==> job 384: inputs <==
==> flow/design.v <==
module CORDIC_tanInv_sqrt(
    output [15:0] X0,   
    output [15:0] Y0,   
    output [15:0] Z0,   
    input  [15:0] Xin,
    input  [15:0] Yin,
    input  [15:0] Zin,   
    input  clk
);
    wire signed [15:0] x_reg [15:0];
    wire signed [15:0] y_reg [15:0];
    wire signed [15:0] z_reg [15:0];
    wire [15:0] x_reg_sh [15:0];
    wire [15:0] y_reg_sh [15:0];
    wire [15:0] sum_x [15:0];
    wire [15:0] sum_y [15:0];
    wire [15:0] sum_z [15:0];
    wire [15:0] y_co;
    wire [15:0] alpha[15:0];
    assign alpha[0]  = 16'h1921;
    assign alpha[1]  = 16'h0ed6;
    assign alpha[2]  = 16'h07d6;
    assign alpha[3]  = 16'h03fa;
    assign alpha[4]  = 16'h01ff;
    assign alpha[5]  = 16'h00ff;
    assign alpha[6]  = 16'h007f;
    assign alpha[7]  = 16'h003f;
    assign alpha[8]  = 16'h001f;
    assign alpha[9]  = 16'h000f;
    assign alpha[10] = 16'h0007;
    assign alpha[11] = 16'h0003;
    assign alpha[12] = 16'h0001;
    assign alpha[13] = 16'h0001;
    assign alpha[14] = 16'h0001;
    assign alpha[15] = 16'h0000;
    Register rx0(x_reg[0], Xin, clk);
    Register ry0(y_reg[0], Yin, clk);
    Register rz0(z_reg[0], Zin, clk);
    assign x_reg_sh[0] = x_reg[0] >>> 0;
    assign y_reg_sh[0] = y_reg[0] >>> 0;
    not n0(y_co[0], y_reg[0][15]);   
    adder_sub ax0(sum_x[0], , x_reg[0], y_reg_sh[0], y_reg[0][15]);
    adder_sub ay0(sum_y[0], , y_reg[0], x_reg_sh[0], y_co[0]);
    adder_sub az0(sum_z[0], , z_reg[0], alpha[0], y_reg[0][15]);
    genvar i;
    generate
        for (i=1; i<16; i=i+1) begin : vectoring_stages
            Register rx(x_reg[i], sum_x[i-1], clk);
            Register ry(y_reg[i], sum_y[i-1], clk);
            Register rz(z_reg[i], sum_z[i-1], clk);
            assign x_reg_sh[i] = x_reg[i] >>> i;
            assign y_reg_sh[i] = y_reg[i] >>> i;
            not yn(y_co[i], y_reg[i][15]);
            adder_sub ax(sum_x[i], , x_reg[i], y_reg_sh[i], y_reg[i][15]);
            adder_sub ay(sum_y[i], , y_reg[i], x_reg_sh[i], y_co[i]);
            adder_sub az(sum_z[i], , z_reg[i], alpha[i], y_reg[i][15]);
        end
    endgenerate
    Register rx16(X0, sum_x[15], clk);
    Register ry16(Y0, sum_y[15], clk);
    Register rz16(Z0, sum_z[15], clk);
endmodule
module adder_sub(
    output signed [15:0] sum,
    output               carry,     
    input  signed [15:0] in1,
    input  signed [15:0] in2,
    input                cin        
);
    assign carry = 0;   
    assign sum = cin ? (in1 - in2) : (in1 + in2);
endmodule
module Register(
    output reg [15:0] q,
    input      [15:0] d,
    input             clk
);
    always @(posedge clk) begin
        q <= d;
    end
endmodule
==> flow/run.sh <==
#!/bin/bash
# the make line also repeats each setting of config.mk as NAME=value (left out here)
make -C /OpenROAD-flow-scripts/flow DESIGN_CONFIG=/design/flow/config.mk WORK_HOME=/design/flow/orfs CLKGATE_MAP_FILE= finish
==> flow/config.mk <==
export PLATFORM = sky130hd
export DESIGN_NAME = CORDIC_tanInv_sqrt
export DESIGN_NICKNAME = CORDIC_tanInv_sqrt
export VERILOG_FILES = /design/flow/design.v
export SDC_FILE = /design/flow/constraint.sdc
export NUM_CORES = 4
export LEC_CHECK = 0
export CAP_MARGIN = 20
export CELL_PAD_IN_SITES_DETAIL_PLACEMENT = 2
export CELL_PAD_IN_SITES_GLOBAL_PLACEMENT = 1
export CORE_ASPECT_RATIO = 0.92
export CORE_MARGIN = 3
export CORE_UTILIZATION = 55
export CTS_CLUSTER_DIAMETER = 219
export CTS_CLUSTER_SIZE = 19
export GPL_TIMING_DRIVEN = 0
export MAX_ROUTING_LAYER = met4
export SETUP_SLACK_MARGIN = 0.88
export SLEW_MARGIN = 5
==> flow/constraint.sdc <==
create_clock -name core_clock -period 3.8 [get_ports {clk}]
set_input_delay 0.7600 -clock core_clock [delete_from_list [all_inputs] [get_ports {clk}]]
set_output_delay 0.7600 -clock core_clock [all_outputs]
set_load 0.01 [all_outputs]
==> job 159: changes against job 384 <==
Settings changed: CAP_MARGIN 20 to 15, CELL_PAD_IN_SITES_DETAIL_PLACEMENT 2 to unset, CELL_PAD_IN_SITES_GLOBAL_PLACEMENT 1 to 3, CORE_ASPECT_RATIO 0.92 to 1.65, CORE_MARGIN 3 to 2, CORE_UTILIZATION 55 to 45, CTS_CLUSTER_DIAMETER 219 to 361, CTS_CLUSTER_SIZE 19 to unset, GPL_ROUTABILITY_DRIVEN set to 1, GPL_TIMING_DRIVEN 0 to unset, PLACE_DENSITY_LB_ADDON set to 0.06, SETUP_SLACK_MARGIN 0.88 to unset, SLEW_MARGIN 5 to 15.
==> flow/constraint.sdc (replaced) <==
create_clock -name core_clock -period 3.14 [get_ports {clk}]
set_input_delay 0.6280 -clock core_clock [delete_from_list [all_inputs] [get_ports {clk}]]
set_output_delay 0.6280 -clock core_clock [all_outputs]
set_load 0.01 [all_outputs]
==> job 6992: changes against job 384 <==
Settings changed: CELL_PAD_IN_SITES_DETAIL_PLACEMENT 2 to unset, CELL_PAD_IN_SITES_GLOBAL_PLACEMENT 1 to unset, CORE_ASPECT_RATIO 0.92 to unset, CORE_MARGIN 3 to 2, CORE_UTILIZATION 55 to 40, CTS_CLUSTER_DIAMETER 219 to unset, CTS_CLUSTER_SIZE 19 to 99, GPL_TIMING_DRIVEN 0 to unset, MAX_ROUTING_LAYER met4 to unset, SLEW_MARGIN 5 to 20.
==> flow/constraint.sdc (replaced) <==
create_clock -name core_clock -period 7.0 [get_ports {clk}]
set_input_delay 1.4000 -clock core_clock [delete_from_list [all_inputs] [get_ports {clk}]]
set_output_delay 1.4000 -clock core_clock [all_outputs]
set_load 0.01 [all_outputs]
==> notes <==
Against job 159, the setup slack of job 6992 is higher by 3300 ps. Job 6992 completed with no timing, DRC or antenna violations. Job 384 ended with an error in 3_5_place_dp, error DPL-0033. Job 159 finished with timing, DRC and antenna clean. First-iteration DRC count: job 6992 is larger than job 159 (53%). Of job 6992 and job 384, job 6992 has the higher die area (gap about 35%, measured against job 384). Synthesized area is the same in job 159 and job 6992.

---

==> inputs of 09-26 <==
RTL: the design.v shown in full above, as it stands there.
clock: 3.8 ns
lec_check: 0
cap_margin: 20
cell_pad_in_sites_global_placement: 1
core_aspect_ratio: 0.92
core_margin: 7
core_utilization: 55
cts_cluster_diameter: 219
cts_cluster_size: 19
gpl_timing_driven: 0
max_routing_layer: met4
setup_slack_margin: 0.88
slew_margin: 5
run.sh (not shown) runs the stock make flow with config.mk's settings and CLKGATE_MAP_FILE=.
==> 07-12 (differences from 09-26) <==
CELL_PAD_IN_SITES_GLOBAL_PLACEMENT = default   (was 1)
CORE_ASPECT_RATIO = default   (was 0.92)
CORE_MARGIN = 2   (was 7)
CORE_UTILIZATION = 45   (was 55)
CTS_CLUSTER_DIAMETER = default   (was 219)
CTS_CLUSTER_SIZE = default   (was 19)
GPL_TIMING_DRIVEN = default   (was 0)
MAX_ROUTING_LAYER = default   (was met4)
SETUP_SLACK_MARGIN = default   (was 0.88)
SLEW_MARGIN = 20   (was 5)
==> flow/constraint.sdc (replaced) <==
create_clock -name core_clock -period 7.0 [get_ports {clk}]
set_input_delay 1.4000 -clock core_clock [delete_from_list [all_inputs] [get_ports {clk}]]
set_output_delay 1.4000 -clock core_clock [all_outputs]
set_load 0.01 [all_outputs]
==> run notes <==
Purpose: to document the outcome of synthesis and place and route.

Outcome
The run finished with no timing, DRC or antenna violations.

Setup path
The cell depth of the worst setup path is 13.

Global routing
The global routing report lists met2 layer usage as 0.354.

Layout
The number of non-filler instances in the completed layout is 7,526. The layout report lists the combined flip-flop and latch area as 0.0163 sq mm.

Place
After legalization and detailed placement, the total HPWL measured 93.6 mm. The placer's final routability congestion estimate is 0.870. Timing analysis after detailed placement gives a worst setup slack of 3320 ps.

Drt
In this run, the number of DRC markers left after iteration 0 of detailed routing was 1,814.

Hold path
The endpoint with the worst hold slack is rz16.q[1].
[end of results for 07-12]
==> run notes <==
Purpose: to document the outcome of synthesis and place and route.

Place
The placer's final routability congestion estimate is 0.882. Per the post-place timing report, worst setup slack is -369 ps. The detailed-placement wirelength estimate is 92.7 mm.

Hold path
The endpoint with the worst hold slack is rz16.q[6].

Layout
The area taken by flip-flops and latches is 0.0166 sq mm.

Setup path
The timing report lists the critical path depth as 12 cells.

Outcome
The run finished with no timing, DRC or antenna violations.
[end of results for 09-26]

---

==> 10-13: inputs <==
// CORDIC_tanInv_sqrt: RTL as listed in full above, without the edits since
Settings: LEC_CHECK=0, CAP_MARGIN=15, CORE_ASPECT_RATIO=0.91, CORE_MARGIN=2, CORE_UTILIZATION=72, CTS_CLUSTER_DIAMETER=29, CTS_CLUSTER_SIZE=45, GPL_ROUTABILITY_DRIVEN=1, MAX_ROUTING_LAYER=met4, SLEW_MARGIN=10, TNS_END_PERCENT=40; clock period 2.92 ns.
==> 09-23 (differences from 10-13) <==
==> flow/config.mk (replaced) <==
export PLATFORM = sky130hd
export DESIGN_NAME = CORDIC_tanInv_sqrt
export DESIGN_NICKNAME = CORDIC_tanInv_sqrt
export VERILOG_FILES = /design/flow/design.v
export SDC_FILE = /design/flow/constraint.sdc
export NUM_CORES = 4
export LEC_CHECK = 0
export CAP_MARGIN = 15
export CORE_ASPECT_RATIO = 1.04
export CORE_MARGIN = 2
export CORE_UTILIZATION = 70
export CTS_CLUSTER_DIAMETER = 361
export GPL_ROUTABILITY_DRIVEN = 1
export MAX_ROUTING_LAYER = met4
export SLEW_MARGIN = 10
==> flow/constraint.sdc (replaced) <==
create_clock -name core_clock -period 2.96 [get_ports {clk}]
set_input_delay 0.5920 -clock core_clock [delete_from_list [all_inputs] [get_ports {clk}]]
set_output_delay 0.5920 -clock core_clock [all_outputs]
set_load 0.01 [all_outputs]
==> results <==
Launch point of the worst reg-to-reg path: 09-23 vectoring_stages[11].ry.q[12]; 10-13 vectoring_stages[9].ry.q[15]
Largest fanout of any net on the critical path: 09-23 4; 10-13 7
Worst hold stages: 09-23 0; 10-13 1
Count of plain and timing-repair buffers: 09-23 637; 10-13 721
DR vias/cell: 09-23 6.007; 10-13 6.970
H-Tree Level Count: 09-23 3; 10-13 4
Met1 layer wirelength in the final routing: 09-23 51,570 um; 10-13 64,500 um
Clock network area share: 09-23 4.634%; 10-13 8.791%
GR met2 Demand/Resource: 09-23 60.49%; 10-13 71.93%
Total inserted antenna cells: 09-23 1; 10-13 6
Number of buffers inserted to repair setup after CTS: 09-23 17; 10-13 51
Area used by sequential logic in the layout: 09-23 16,400 um^2; 10-13 16,410 um^2
Via count of the first global-routing pass: 09-23 43.54k; 10-13 48.92k
Status: 09-23 complete, but fails checks; 10-13 complete, but fails checks
Layout check failures: 09-23 negative setup slack; 10-13 max-capacitance violations, max-slew violations, negative setup slack
Wire length of the first global-routing pass: 09-23 204,400 um; 10-13 244,400 um
Final core utilization: 09-23 85.32%; 10-13 94.00%
